==> flow/design.v <==
module pwmblink(
    input  logic clk,
    input  logic rst,
    output logic RGB_R,
    output logic RGB_B,
    output logic RGB_G
);
    parameter CLKMAX = 12000000;  
    logic [31:0] counter;
    logic [8:0] x;  
    logic [7:0] sharktooth;  
    logic [7:0] red;
    logic [7:0] green;
    logic [7:0] blue;
    always_ff @(posedge clk) begin
        if (rst) begin
            counter <= 0;
            x <= 0;
            sharktooth <= 0;
        end else begin
        if (counter >= CLKMAX/360) begin
            counter <= 0;
            if (x >= 359) begin
                x <= 0;
            end
            else begin
                x <= x + 1;
            end
            end
        else begin
            counter <= counter + 1;
        end
        sharktooth <= sharktooth + 1;
        end
    end
    always_comb begin
        if(x < 60) begin
            green = 255*x/60;
            blue = 0;
            red  = 255;
        end else if (x < 120) begin
            green = 255;
            blue = 0;
            red  = 255 - 255*(x-60)/60;
        end else if (x < 180) begin
            green = 255;
            blue = 255*(x-120)/60;
            red  = 0;
        end else if (x < 240) begin
            green = 255 - 255*(x-180)/60;
            blue = 255;
            red  = 0;
        end else if (x < 300) begin
            green = 0;
            blue = 255;
            red  = 255*(x-240)/60;
        end else begin
            green = 0;
            blue = 255 - 255*(x-300)/60;
            red  = 255;
        end
    end
    assign {RGB_R, RGB_G, RGB_B} = {sharktooth < red, sharktooth < green, sharktooth < blue};
endmodule
==> flow/config.mk <==
export PLATFORM = sky130hd
export DESIGN_NAME = pwmblink
export DESIGN_NICKNAME = pwmblink
export VERILOG_FILES = /design/flow/design.v
export SDC_FILE = /design/flow/constraint.sdc
export NUM_CORES = 4
export LEC_CHECK = 0
export ABC_AREA = 1
export CAP_MARGIN = 20
export CELL_PAD_IN_SITES_GLOBAL_PLACEMENT = 3
export CORE_ASPECT_RATIO = 0.64
export CORE_MARGIN = 8
export CORE_UTILIZATION = 63
export CTS_CLUSTER_DIAMETER = 29
export CTS_CLUSTER_SIZE = 81
export HOLD_SLACK_MARGIN = 0.28
export MAX_ROUTING_LAYER = met4
export MIN_ROUTING_LAYER = met2
export PLACE_DENSITY = 0.58
export SLEW_MARGIN = 25
==> flow/constraint.sdc <==
create_clock -name core_clock -period 25.9 [get_ports {clk}]
set_input_delay 5.1800 -clock core_clock [delete_from_list [all_inputs] [get_ports {clk}]]
set_output_delay 5.1800 -clock core_clock [all_outputs]
set_load 0.01 [all_outputs]
run.sh (not shown) runs the stock make flow with config.mk's settings and CLKGATE_MAP_FILE=.
The starting point failed in global placement without I/O on GPL-0301.
Next try:
Settings changed: ABC_AREA 1 to default, CELL_PAD_IN_SITES_GLOBAL_PLACEMENT 3 to default, CORE_MARGIN 8 to 2, CORE_UTILIZATION 63 to 40, CTS_CLUSTER_SIZE 81 to 38, MIN_ROUTING_LAYER met2 to default.
Result:
- This time the run completed without violations
- area after synthesis is about the same
- die area goes up by well over a third
- synthesized cell count goes down by roughly a tenth
Next try:
Settings changed: CORE_ASPECT_RATIO 0.64 to default, CTS_CLUSTER_DIAMETER 29 to 98, CTS_CLUSTER_SIZE 38 to default, HOLD_SLACK_MARGIN 0.28 to default, MAX_ROUTING_LAYER met4 to default, MIN_ROUTING_LAYER from default to met2, PLACE_DENSITY 0.58 to default, SLEW_MARGIN 25 to 20.
Clock period 25.9 ns to 40.0 ns, I/O delays scaled along.
Power falls by a quarter to a third.
First-iteration DRC count rises to 2.6 times its value.
Combinational power falls by a quarter to a third.
Synthesized cell count stays the same.
Setup slack gains 11 ns.
Cell count barely changes.
Count of clock-buffer cells in the layout stays the same.
Final area hardly moves.
Wire length rises by a few percent.
Next try:
Settings changed: ABC_AREA from default to 1, CAP_MARGIN 20 to 5, CELL_PAD_IN_SITES_GLOBAL_PLACEMENT from default to 2, CORE_MARGIN 2 to 7, CTS_CLUSTER_DIAMETER 98 to 373, CTS_CLUSTER_SIZE from default to 98, MIN_ROUTING_LAYER met2 to default, PLACE_DENSITY_LB_ADDON from default to 0.06, SETUP_SLACK_MARGIN from default to -1.91, TNS_END_PERCENT from default to 20.
Effect: Via count drops by a quarter to a third. Critical path depth climbs by 30. Clock power climbs by a few percent. Utilization drops by 0.28 points. Worst hold slack loses 0.0081 ns.
No activity file was given, so power comes from the tool's default toggle rates.
